job 101:
Design amber_mul, start of the top module:
module amber_mul (
input                       i_clk,
input                       i_rst,           
input                       i_start,
input                       i_accumulate,    
input       [31:0]          i_a,             
input       [31:0]          i_b,             
input       [31:0]          i_c,             
output                      o_ready,
output                      o_done,
output      [31:0]          o_result,
output      [1:0]           o_flags          
);
For scale: roughly 1000 cells after synthesis, roughly 0.010 mm² of cells after synthesis.
==> flow/config.mk <==
export PLATFORM = sky130hd
export DESIGN_NAME = amber_mul
export DESIGN_NICKNAME = amber_mul
export VERILOG_FILES = /design/flow/design.v
export SDC_FILE = /design/flow/constraint.sdc
export NUM_CORES = 4
export LEC_CHECK = 0
export CAP_MARGIN = 20
export CORE_MARGIN = 2
export CORE_UTILIZATION = 72
export CTS_CLUSTER_DIAMETER = 199
export CTS_CLUSTER_SIZE = 35
export PLACE_DENSITY = 0.81
export SLEW_MARGIN = 20
==> flow/constraint.sdc <==
create_clock -name core_clock -period 4.63 [get_ports {i_clk}]
set_input_delay 0.9260 -clock core_clock [delete_from_list [all_inputs] [get_ports {i_clk}]]
set_output_delay 0.9260 -clock core_clock [all_outputs]
set_load 0.01 [all_outputs]
run.sh (not shown) runs the stock make flow with config.mk's settings and CLKGATE_MAP_FILE=.
Job 101: flow complete, layout not clean; failing: negative setup slack
> inputs changed (job 101 -> job 102)
Settings: PLACE_DENSITY no longer set, was 0.81; CORE_UTILIZATION now 50, was 72; CTS_CLUSTER_SIZE no longer set, was 35; CTS_CLUSTER_DIAMETER no longer set, was 199; the clock period (ns, I/O delays scaled along) now 2.72, was 4.63.
==> comparison <==
Every stage of job 102 finished as expected; the final checks, on the other hand, flagged negative setup slack, which means the layout fails. Job 102 does worse than job 101 on total power draw. Synthesis-to-finish area growth was lower in job 101 than in job 102. Setup slack: job 102 less than job 101. Share of flip-flops with an asynchronous set or reset after synthesis across job 102 and job 101: no real change. done_d2$_SDFF_PP0_ as the origin of the worst setup path was reported by job 101, and a_q[3]$_DFFE_PP_ by job 102. For the cell area, job 102 came in 20% higher than job 101 did. Taking job 101 as the reference, in job 102 clock network fraction of total power down 2.2 points; post-route met1 wirelength up 2100 µm; count of clock-net buffers in the final layout up 2. Going from job 101 to job 102, final design utilization lower; share of final layout cell area taken by non-clock buffers higher; wire length lower.
Inputs modified between job 102 and job 103:
Settings: a change of CORE_UTILIZATION from 50 to 60; a change of the clock period (ns, I/O delays scaled along) from 2.72 to 2.71.
## What came out
| job 103 | all stages done | FAIL | negative setup slack |
Inverter count: job 103 vs job 102 identical
Cmp job 103 vs job 102: final number of setup-violating endpoints higher in job 103
Lower standard cell area after detailed placement goes to job 103 over job 102.
Diff job 102 -> job 103: post-route core utilization moved up; design area picked up an extra 140 µm²; total iterations of the first detailed-routing run now larger; total detailed-routing wirelength rose about 60%; clock edge transition at the registers on the reported setup and hold paths held steady.
Upper clock frequency limit, job 103 vs job 102: down by more than 10%
Relative to job 103, the following input files were edited for job 104:
Settings: changing CAP_MARGIN from 20 to 40; changing CORE_UTILIZATION from 60 to 69; setting PLACE_DENSITY to 0.6 for the first time; changing the clock period (ns, I/O delays scaled along) from 2.71 to 4.44.
==> results <==
- Number of placement rows | job 104 below job 103
- Job 104 vs job 103 — number of global-route vias before repair dropped about 20%.
- Changes observed in job 104 relative to job 103: peak ir drop on the vdd network saw a decrease, layout-stage area growth over the synthesis result dropped 24 points.
- The area of all placed cells without fillers reported for job 104 is smaller than that of job 103 by 16%.
- Ran to the end and failed final checks on negative setup slack: job 104.
- Utilization after layout is lower on job 104
- Non-clock buffer total of the final layout, job 103 and job 104, higher one = job 103.
--- input diff job 104..job 105 ---
Settings: swapping 40 for 20 in CAP_MARGIN; putting CTS_CLUSTER_SIZE at 40 where nothing was set; swapping 0.6 for 0.64 in PLACE_DENSITY; swapping 4.44 for 4.07 in the clock period (ns, I/O delays scaled along).
Notes after the runs:
Job 105 | ERROR | 5_1_grt
From job 105 to job 104, depth of the CTS H-tree did not move at all.
The placed instance count number comes out higher for job 105 vs job 104.
Taking job 105 over job 104, the final RePlAce weighted congestion ratio works out to 1.06.
Per the comparison of job 105 with job 104, share of the core filled by cells before placement held steady; xor and xnor fraction of the mapped netlist area held steady; summed standard-cell area reported by yosys held steady; sequential element share of the synthesized area held steady; count of buffers from port buffering held steady.
Half-perimeter wire length after placement: job 105 vs job 104 up 680 µm


Setup of pepper:
Starting RTL as in the previous note.
Design amber_mul, start of the top module:
module amber_mul (
input                       i_clk,
input                       i_rst,           
input                       i_start,
input                       i_accumulate,    
input       [31:0]          i_a,             
input       [31:0]          i_b,             
input       [31:0]          i_c,             
output                      o_ready,
output                      o_done,
output      [31:0]          o_result,
output      [1:0]           o_flags          
);
Settings: LEC_CHECK=0, CAP_MARGIN=20, CORE_MARGIN=2, CORE_UTILIZATION=72, CTS_CLUSTER_DIAMETER=191, CTS_CLUSTER_SIZE=35, PLACE_DENSITY=0.81, SLEW_MARGIN=20; clock period 4.63 ns.
The flow completed for pepper, but it is not clean: the layout still shows setup timing.
Here is what was changed in the inputs of willow compared with pepper.
Settings: removing CTS_CLUSTER_DIAMETER (formerly 191); removing CTS_CLUSTER_SIZE (formerly 35); changing PLACE_DENSITY from 0.81 to 0.6; changing CORE_UTILIZATION from 72 to 40; changing the clock period (ns, I/O delays scaled along) from 4.63 to 4.85.
Changes observed in willow relative to pepper: sum of net half-perimeters after detailed placement dropped about 2.5%, detailed-routed wire length on met3 dropped about 70%, worst path setup slack after routing climbed 0.57 ns.
willow did not stop at any stage, and its layout met the timing, design-rule and antenna checks.
The total setup violations reported at the end of the flow reported for willow is smaller than that of pepper by 6.
Comparing pepper and willow, the higher register-to-register slack is on willow.
Note that the power consumption recorded for willow amounts to 0.900 times the value seen in pepper.
### willow -> juniper
Settings: setting CTS_CLUSTER_SIZE to 35 for the first time; changing CORE_UTILIZATION from 40 to 68; removing PLACE_DENSITY (formerly 0.6); changing the clock period (ns, I/O delays scaled along) from 4.85 to 4.3.
[summary]
Summary of willow and juniper: one run falls short of a clean finish, namely juniper. For the detail-routed via count per cell, juniper came in 33% higher than willow did. Cmp juniper vs willow: number of instances resized during post-cts repair higher in juniper. As of juniper, leakage power total had risen by more than 10% compared to willow. Compared to willow, juniper has global routing usage on met3 5.5 points higher. On final-stage net count: juniper sits above willow. Compared with willow, juniper shows time the final worst path needs with I/O delays and setup higher by 0.16 ns.


Setup of P:
amber_mul again, from the RTL that the note above started with.
Settings: LEC_CHECK=0, ABC_AREA=0, CAP_MARGIN=20, CORE_MARGIN=2, CORE_UTILIZATION=72, CTS_CLUSTER_DIAMETER=397, CTS_CLUSTER_SIZE=99, PLACE_DENSITY=0.6, SETUP_SLACK_MARGIN=0.17, SLEW_MARGIN=20; clock period 1.34 ns.
P: it failed with a tool error in detailed placement (3_5_place_dp), so there are no final results.
Edits applied to the flow inputs when going from P to Q:
# P
export LEC_CHECK = 0
export ABC_AREA = 0
export CAP_MARGIN = 20
export CORE_MARGIN = 2
export CORE_UTILIZATION = 72
export CTS_CLUSTER_DIAMETER = 397
export CTS_CLUSTER_SIZE = 99
export PLACE_DENSITY = 0.6
export SETUP_SLACK_MARGIN = 0.17
export SLEW_MARGIN = 20
create_clock -name core_clock -period 1.34 [get_ports {i_clk}]
# Q
export LEC_CHECK = 0
export CAP_MARGIN = 20
export CORE_MARGIN = 2
export CORE_UTILIZATION = 63
export PLACE_DENSITY = 0.6
export SLEW_MARGIN = 20
create_clock -name core_clock -period 4.85 [get_ports {i_clk}]
Notes after the runs:
The number of placement rows of Q is higher than that of P. Note that the placer congestion estimate recorded for P amounts to 1.08 times the value seen in Q. Across P and Q, a clean result was obtained everywhere but in P. As far as summed instance area of the synthesized netlist goes, Q and P are indistinguishable; the numbers are identical.
Modified inputs, R compared to Q
# Q
export LEC_CHECK = 0
export CAP_MARGIN = 20
export CORE_MARGIN = 2
export CORE_UTILIZATION = 63
export PLACE_DENSITY = 0.6
export SLEW_MARGIN = 20
create_clock -name core_clock -period 4.85 [get_ports {i_clk}]
# R
export LEC_CHECK = 0
export CAP_MARGIN = 20
export CORE_MARGIN = 2
export CORE_UTILIZATION = 40
export PLACE_DENSITY = 0.6
export SLEW_MARGIN = 20
create_clock -name core_clock -period 5.0 [get_ports {i_clk}]
Results
Multi-input gate share of total cell area: R < Q. Relative to Q, the weighted congestion at the end of routability-driven global placement of R is lower by 5.0%. R vs. Q: number of instances in the placed design rose by 103; global-route track usage on met3 fell by 2.6 points. Between Q and R, worst-case register-to-register setup slack increased. On power per unit of standard cell area: between Q and R, it ends up lower for R. Going from Q to R, via count of the first global-routing pass shrinks by 387. Going from Q to R, the post-layout instance count excluding filler cells was found to have gone up by 108. Compared to Q, R has depth of the worst register-to-register path 1 higher.
Modified inputs, S compared to R
# R
export LEC_CHECK = 0
export CAP_MARGIN = 20
export CORE_MARGIN = 2
export CORE_UTILIZATION = 40
export PLACE_DENSITY = 0.6
export SLEW_MARGIN = 20
create_clock -name core_clock -period 5.0 [get_ports {i_clk}]
# S
export LEC_CHECK = 0
export CAP_MARGIN = 20
export CORE_MARGIN = 2
export CORE_UTILIZATION = 40
export GPL_TIMING_DRIVEN = 0
export PLACE_DENSITY_LB_ADDON = 0.23
export SETUP_SLACK_MARGIN = 0.35
export SLEW_MARGIN = 20
create_clock -name core_clock -period 5.0 [get_ports {i_clk}]
==> results <==
- Summary across S and R: the single failing run is S.
- Looking at length in cells of the worst reg-to-reg path, S sits 7 higher than R does.
- In the flow results for S and R, the total stage count of the critical path is larger on S.
- Mean number of vias per cell, S and R: higher on R
- In the metrics for S and R, the one carrying the higher met2 demand-to-capacity share in global routing is S.
diff inputs: S => T
# S
export LEC_CHECK = 0
export CAP_MARGIN = 20
export CORE_MARGIN = 2
export CORE_UTILIZATION = 40
export GPL_TIMING_DRIVEN = 0
export PLACE_DENSITY_LB_ADDON = 0.23
export SETUP_SLACK_MARGIN = 0.35
export SLEW_MARGIN = 20
create_clock -name core_clock -period 5.0 [get_ports {i_clk}]
# T
export LEC_CHECK = 0
export CAP_MARGIN = 20
export CORE_ASPECT_RATIO = 1.31
export CORE_MARGIN = 7
export CORE_UTILIZATION = 40
export CTS_CLUSTER_DIAMETER = 318
export CTS_CLUSTER_SIZE = 49
export SLEW_MARGIN = 20
create_clock -name core_clock -period 5.0 [get_ports {i_clk}]
==> comparison <==
In summary, T completed successfully, with a layout that passed the timing, design-rule and antenna checks. When the final numbers for S and T were put side by side, the power drawn by the clock network turned out to be greater in S. Changes observed in T relative to S: non-clock buffer count now smaller; relative slew slack increased by 7.1 points relative to the old numbers. Summary of the comparison: worst setup slack is higher in T, relative to S. The higher proportion of cell area spent on the clock network came out of S. Chip area of T exceeds that of S by more than 10%. The core of T is less densely filled than that of S. Looking at leakage component of the power across S and T, the one that comes out lower is T. ~same number of port buffers in S and T. Higher aggregate global-route resource usage was reported by S, not T. Comparing combinational power for S and T, the bigger number came from S.
Power is estimated from default activity; no workload was simulated.
